Design i16_biquad, start of the top module:
module i16_biquad(
    input CLK, RST,
    input unsigned [15:0] A,
    output signed [15:0] B,
    input signed [15:0] b_0,
    input signed [15:0] b_1,
    input signed [15:0] b_2,
    input signed [15:0] a_1,
    input signed [15:0] a_2
);
wire signed [17:0] feedback;
wire signed [31:0] P_b0;
wire signed [31:0] P_b1;
wire signed [31:0] P_b2;
wire signed [33:0] P_a1;
wire signed [33:0] P_a2;
wire signed [35:0] S_0;
wire signed [35:0] S_1;
wire signed [35:0] S_2;
wire signed [35:0] Z_0;
wire signed [35:0] Z_1;
i16_mul mul_b0(
    .A(A),
    .B(b_0),
    .P(P_b0)
);
i16_mul mul_b1(
    .A(A),
    .B(b_1),
    .P(P_b1)
);
i16_mul mul_b2(
    .A(A),
    .B(b_2),
    .P(P_b2)
);
i18_mul mul_a1(
    .A(feedback),
    .B_coef(a_1),
    .P(P_a1)
);
i18_mul mul_a2(
    .A(feedback),
    .B_coef(a_2),
    .P(P_a2)
);
i36_acc ACC_0(
    .A(P_a2),
    .B(P_b2),
    ._Z(36'sd0),
    .S(S_0)
);
i36_acc ACC_1(
    .A(P_a1),
    .B(P_b1),
    ._Z(Z_0),
    .S(S_1)
);
i36_acc ACC_2(
    .A(34'sd0),
    .B(P_b0),
    ._Z(Z_1),
    .S(S_2)
);
i36_delay DELAY_0(
    .CLK(CLK),
    .RST(RST),
    .STORE(S_0),
    .READ(Z_0)
);
i36_delay DELAY_1(
    .CLK(CLK),
    .RST(RST),
    .STORE(S_1),
    .READ(Z_1)
);
i36_trunc OUT(
    .A(S_2),
    .B(feedback),
    .B_sat(B)
);
endmodule
Size: roughly 6,800 cells after synthesis, ~71 flip-flops, ~110 I/O pins.
export LEC_CHECK = 0
export ABC_AREA = 1
export CAP_MARGIN = 5
export CORE_ASPECT_RATIO = 0.94
export CORE_MARGIN = 7
export CORE_UTILIZATION = 56
export CTS_CLUSTER_DIAMETER = 317
export CTS_CLUSTER_SIZE = 98
export GPL_ROUTABILITY_DRIVEN = 1
export GPL_TIMING_DRIVEN = 1
export HOLD_SLACK_MARGIN = 0.26
export PLACE_DENSITY_LB_ADDON = 0.06
export SETUP_SLACK_MARGIN = -1.58
export SLEW_MARGIN = 20
export TNS_END_PERCENT = 5
create_clock -name core_clock -period 23.7 [get_ports {CLK}]
run.sh (not shown) runs the stock make flow with config.mk's settings and CLKGATE_MAP_FILE=.
The baseline produced a clean layout.
Then changed:
Settings changed: ABC_AREA 1 to default, CAP_MARGIN 5 to 20, CELL_PAD_IN_SITES_DETAIL_PLACEMENT from default to 2, CELL_PAD_IN_SITES_GLOBAL_PLACEMENT from default to 1, CORE_UTILIZATION 56 to 18, CTS_CLUSTER_DIAMETER 317 to default, CTS_CLUSTER_SIZE 98 to default, SETUP_SLACK_MARGIN -1.58 to 0.36, TNS_END_PERCENT 5 to 65.
Result:
- synthesized area came out lower by 1.8%
- first-iteration DRC count came out lower by 65%
- routed wire length came out higher by 24%

========
== onyx ==
Starting RTL as in the previous note.
==> flow/design.v (excerpt) <==
module i16_biquad(
    input CLK, RST,
    input unsigned [15:0] A,
    output signed [15:0] B,
    input signed [15:0] b_0,
    input signed [15:0] b_1,
    input signed [15:0] b_2,
    input signed [15:0] a_1,
    input signed [15:0] a_2
);
export LEC_CHECK = 0
export CAP_MARGIN = 20
export CELL_PAD_IN_SITES_DETAIL_PLACEMENT = 1
export CORE_MARGIN = 2
export CORE_UTILIZATION = 22
export CTS_CLUSTER_SIZE = 11
export PLACE_DENSITY_LB_ADDON = 0.14
export SLEW_MARGIN = 30
create_clock -name core_clock -period 17.5 [get_ports {CLK}]
onyx did not stop at any stage, and its layout met the timing, design-rule and antenna checks.
Here is what was changed in the inputs of fjord compared with onyx.
Settings: CELL_PAD_IN_SITES_DETAIL_PLACEMENT removed (was 1); CTS_CLUSTER_SIZE removed (was 11); SLEW_MARGIN changed from 30 to 20; CORE_UTILIZATION changed from 22 to 66; PLACE_DENSITY_LB_ADDON removed (was 0.14); the clock period (ns, I/O delays scaled along) changed from 17.5 to 13.6.
Notes after the runs:
fjord -> stages 100% | layout checks FAIL | setup timing
fjord vs onyx on data required time at the worst endpoint: fjord is the lower one.
Re area enclosed by the die boundary: fjord and onyx aren't equal, and the lower value belongs to fjord.
met2 routing resource usage after global routing is lower on onyx
| setup slack | fjord vs onyx | 1.95 ns lower |
[fjord] final setup violation count rose 43 relative to onyx
Post-cts sizing count was lower in onyx than in fjord.
Going from onyx to fjord, synthesized-area fraction occupied by adder cells comparable, layout overhead on the synthesized area grew by 5.3 points.
Looking at global routing usage summed across all routing layers, fjord sits 20 points higher than onyx does.
Inputs modified between fjord and violet:
Settings: an added CTS_CLUSTER_DIAMETER of 27; a change of CORE_UTILIZATION from 66 to 65; a change of the clock period (ns, I/O delays scaled along) from 13.6 to 16.0.
### Flow results
The run showing the greater clock-buffer cell count is fjord. Per the comparison of violet with fjord, worst hold slack shrank by 0.14 ns, routed metal-1 wirelength grew by 2.2 mm, wire length per cell grew by 5.3%. fjord → violet: global-route usage now larger, wire length of the first global-routing pass went up 2.5%, routed wire length grew by 3.5%. Lower tally of filler cells in the layout among violet and fjord: fjord. Comparing violet and fjord, the lower layout overhead on the synthesized area is on violet. violet ran to completion and came out clean on the timing, design-rule and antenna checks. fjord leaves less setup margin than violet.
Modified inputs, willow compared to violet
Settings: a change of CTS_CLUSTER_DIAMETER from 27 to 227; a change of SLEW_MARGIN from 20 to 10; an added ABC_AREA of 0; an added CTS_CLUSTER_SIZE of 100; an added PLACE_DENSITY_LB_ADDON of 0.3; a change of CORE_UTILIZATION from 65 to 55; an added TNS_END_PERCENT of 35.
--- outcome ---
- | cell area | willow vs violet | better |
- In willow, the maximum number of pins on one net before global-route repair came out 2 above the value in violet.
- Of the two values seen for capture point of the critical path, DELAY_0.READ[34]$_DFF_PN0_ was produced by violet and DELAY_1.READ[34]$_DFF_PN0_ by willow.
- willow: final cell count about 1.4% above violet
--- input diff willow..raven ---
Settings: CTS_CLUSTER_DIAMETER changed from 227 to 393; CORE_ASPECT_RATIO newly set to 0.5; CORE_UTILIZATION changed from 55 to 40.
### Flow results
raven: no failed stages, no open violations at the end
Summed standard-cell area reported by yosys: willow vs raven identical
Changes observed in raven relative to willow: setup slack after layout saw an increase, global-route usage over all layers saw a decrease.
Against willow, raven comes in about 26% higher on post-route met1 wirelength.
Looking at setup slack at placement, raven sits below willow.
Final cell count, raven and willow: higher on raven
The wire length after detailed routing in raven sits about 4% above the value recorded for willow.

========
v11:
i16_biquad again, from the RTL that the note above started with.
clock: 13.6 ns
lec_check: 0
cap_margin: 20
core_aspect_ratio: 0.5
core_margin: 2
core_utilization: 72
cts_cluster_size: 43
place_density: 0.66
setup_slack_margin: 3.38
slew_margin: 20
tns_end_percent: 40
v11: flow complete, layout not clean; failing: setup timing
### v11 -> v31
Settings: a deleted CTS_CLUSTER_SIZE that had been 43; a deleted SETUP_SLACK_MARGIN that had been 3.38; an added PLACE_DENSITY_LB_ADDON of 0.2; a deleted PLACE_DENSITY that had been 0.66; a deleted TNS_END_PERCENT that had been 40.
Findings:
v11: flow complete, layout not clean; failing: setup timing
STATUS run=v31 STAGES=ALL_DONE FINAL_CHECKS=FAILED CAUSE=setup timing
Global-route met2 utilization up 1.7 points in v31 wrt v11
Summary — synthesis-to-finish area growth, v31 relative to v11: lower, by 0.79 points.
Count of endpoints failing hold in the final timing report: v11 vs v31 identical
The inputs of v43 differ from those of v31 as listed below.
Settings: clearing CORE_ASPECT_RATIO, which used to be 0.5; swapping 72 for 28 in CORE_UTILIZATION; clearing PLACE_DENSITY_LB_ADDON, which used to be 0.2; swapping 13.6 for 17.1 in the clock period (ns, I/O delays scaled along).
Results
Going from v31 to v43, setup slack picked up an extra 1.87 ns; data arrival at the endpoint of the critical path picked up an extra 1.66 ns; buffer share of cell area lost 6.6 points; number of global-route vias before repair lost 3689.
Diff v43 and v31: die width higher in v43
v43: total number of vias is 11% lower than what v31 reported.
v43: flow completed, timing, DRC and antenna clean
Compared to v31, the routing of v43 uses less wire.
Row number of non-filler instances in the completed layout: v43 higher / v31 lower
[inputs] v34 vs v43
Settings: changing CORE_UTILIZATION from 28 to 72; setting CTS_CLUSTER_DIAMETER to 27 for the first time; setting TNS_END_PERCENT to 5 for the first time; setting PLACE_DENSITY_LB_ADDON to 0.27 for the first time; changing the clock period (ns, I/O delays scaled along) from 17.1 to 16.0.
--- outcome ---
- v34 ended up with a higher met1 track utilization from global routing than v43 did.
- Largest net degree at the start of global routing sits higher in v34 than in v43.
- Going from v43 to v34, clock buffer and inverter area fraction after layout barely changed, area growth from synthesis to final layout dropped 0.61 points, highest cell delay on the worst timing path dropped 0.28 ns.
- v34 vs v43 — routed wire length dropped 16000 um.
- Taking v43 over v34, the height of the die ratio works out to 1.6.
- Critical path depth delta for v34 relative to v43: 1 higher

========
build 24:
Starting RTL as in the previous note.
clock: 10.2 ns
lec_check: 0
cap_margin: 20
core_aspect_ratio: 0.71
core_margin: 2
core_utilization: 72
cts_cluster_size: 71
gpl_routability_driven: 1
gpl_timing_driven: 1
hold_slack_margin: 0.26
place_density_lb_addon: 0.01
setup_slack_margin: 2.55
slew_margin: 20
tns_end_percent: 80
Finished, but not clean: build 24, with negative setup slack.
[inputs] build 12 vs build 24
Settings: swapping 72 for 40 in CORE_UTILIZATION; clearing GPL_TIMING_DRIVEN, which used to be 1; clearing CTS_CLUSTER_SIZE, which used to be 71; clearing SETUP_SLACK_MARGIN, which used to be 2.55; clearing PLACE_DENSITY_LB_ADDON, which used to be 0.01; clearing CORE_ASPECT_RATIO, which used to be 0.71; clearing HOLD_SLACK_MARGIN, which used to be 0.26; clearing GPL_ROUTABILITY_DRIVEN, which used to be 1; clearing TNS_END_PERCENT, which used to be 80; swapping 10.2 for 15.8 in the clock period (ns, I/O delays scaled along).
Findings:
Build 12 did not stop at any stage, and its layout met the timing, design-rule and antenna checks.
Met1 usage, build 12 and build 24: smaller value in build 12
[build 12] cell area reported after detailed placement fell 1.4% relative to build 24
The run with more setup slack is build 12; build 24 has less.
Higher final cell utilization of the core goes to build 24 over build 12.
The inputs of build 19 differ from those of build 12 as listed below.
Settings: PLACE_DENSITY_LB_ADDON now 0.25, previously not set; CORE_UTILIZATION now 72, was 40; CTS_CLUSTER_SIZE now 25, previously not set; CTS_CLUSTER_DIAMETER now 27, previously not set; the clock period (ns, I/O delays scaled along) now 16.0, was 15.8.
==> comparison <==
Both conditions hold for build 19: the flow ran to the end and the final layout passed the timing, design-rule and antenna checks. Relative to build 12, hold slack increased by 0.068 ns in build 19. Build 19 -> build 12: count of input and output buffers delta 0, exact match. Compared with build 12, in build 19 cell count of the worst reg-to-reg path lost 2, final non-filler cell area lost 4.4%, vias after detailed routing picked up an extra 2.9%. Taking build 19 as 1.0, build 12 lands at 0.847 on via density per instance. Between build 12 and build 19, the met3 wire length is higher for build 19. Utilization build 12 -> build 19: up. Sort build 12 and build 19 by multi-input gate share of the layout cell area, ascending, and build 12 comes first. For build 19, the highest signal layer in the routed design was met5, unlike build 12, where it was met4. Smallest setup slack after layout: build 19 lower than build 12.
Inputs modified between build 19 and build 76:
Settings: PLACE_DENSITY_LB_ADDON changed from 0.25 to 0.3; CTS_CLUSTER_SIZE changed from 25 to 100; SETUP_SLACK_MARGIN newly set to -1.44; ABC_AREA newly set to 1; SLEW_MARGIN changed from 20 to 10; CORE_UTILIZATION changed from 72 to 40; CORE_ASPECT_RATIO newly set to 0.5; CTS_CLUSTER_DIAMETER changed from 27 to 227; TNS_END_PERCENT newly set to 35.
Results
- On total wire length: between build 76 and build 19, it ends up higher for build 76.
- Looking at number of iterations in the first detailed-routing pass, build 76 sits 1 lower than build 19 does.
- Number of cells in Yosys stat went up by more than 10% going from build 19 to build 76.
- Final critical-path share of the clock period, build 76 and build 19, lower one = build 76.
- Area share of and/or/nand/nor cells after synthesis (lower): build 76
- ~same sequential share of layout area in build 76 and build 19
- Relative to build 19, post-CTS resize count has decreased by 10 in build 76.
- Going from build 19 to build 76, mapped cell area grew slightly.
- Build 76 ended up with a lower fraction of the mapped netlist area in adder cells than build 19 did.
- Build 76 vs build 19 on cell area: build 76 is the higher one.
- Count of H-tree levels built during CTS: build 76 vs build 19 identical
Changes in build 77 relative to build 76:
Settings: a deleted SETUP_SLACK_MARGIN that had been -1.44; a deleted TNS_END_PERCENT that had been 35; a change of SLEW_MARGIN from 10 to 20; a change of CORE_UTILIZATION from 40 to 72; a deleted CORE_ASPECT_RATIO that had been 0.5; a change of CTS_CLUSTER_DIAMETER from 227 to 27; a change of PLACE_DENSITY_LB_ADDON from 0.3 to 0.27; a deleted ABC_AREA that had been 1; a change of CTS_CLUSTER_SIZE from 100 to 25.
In the reports for build 76 and build 77, the larger timing-limited maximum frequency belongs to build 76. Comparing minimum clock period after layout for build 76 and build 77, the smaller number came from build 76. Looking at worst slew margin relative to its limit, build 77 sits 2.3 points above build 76. In build 77, clock buffer instance count of the final layout is higher than in build 76. Build 77 ended up with fewer standard cells than build 76.
Input-level comparison between build 43 and build 77:
Settings: swapping 20 for 40 in CAP_MARGIN; swapping 25 for 100 in CTS_CLUSTER_SIZE; putting TNS_END_PERCENT at 35 where nothing was set; swapping 72 for 40 in CORE_UTILIZATION; swapping 27 for 227 in CTS_CLUSTER_DIAMETER; putting SETUP_SLACK_MARGIN at -1.46 where nothing was set; putting ABC_AREA at 1 where nothing was set; swapping 0.27 for 0.3 in PLACE_DENSITY_LB_ADDON; swapping 20 for 10 in SLEW_MARGIN.
### Flow results
Build 43 went all the way through the flow, and no timing, DRC or antenna check failed. Build 43 vs build 77 — core region area rose 84%. Floorplan-stage core utilization, build 43 and build 77: higher on build 77. From build 77 to build 43 the numbers moved as follows: summed area of non-filler cells in the final layout up 1100 um2, cell count up 1,634, flop-to-flop setup slack up 0.40 ns. Compared with build 77, final weighted congestion in routability-driven placement in build 43 decreased slightly. Looking at capturing instance or port of the critical path, the DELAY_0.READ[28] result is from build 43; the DELAY_0.READ[34] one comes from build 77. Per the comparison of build 43 with build 77, AND-OR/OR-AND share of the synthesized area fell by 1.1 points, worst setup slack rose by 0.13 ns, overall die area rose by about 80%, adder and majority cell fraction of the synthesized area fell by 1.2 points.
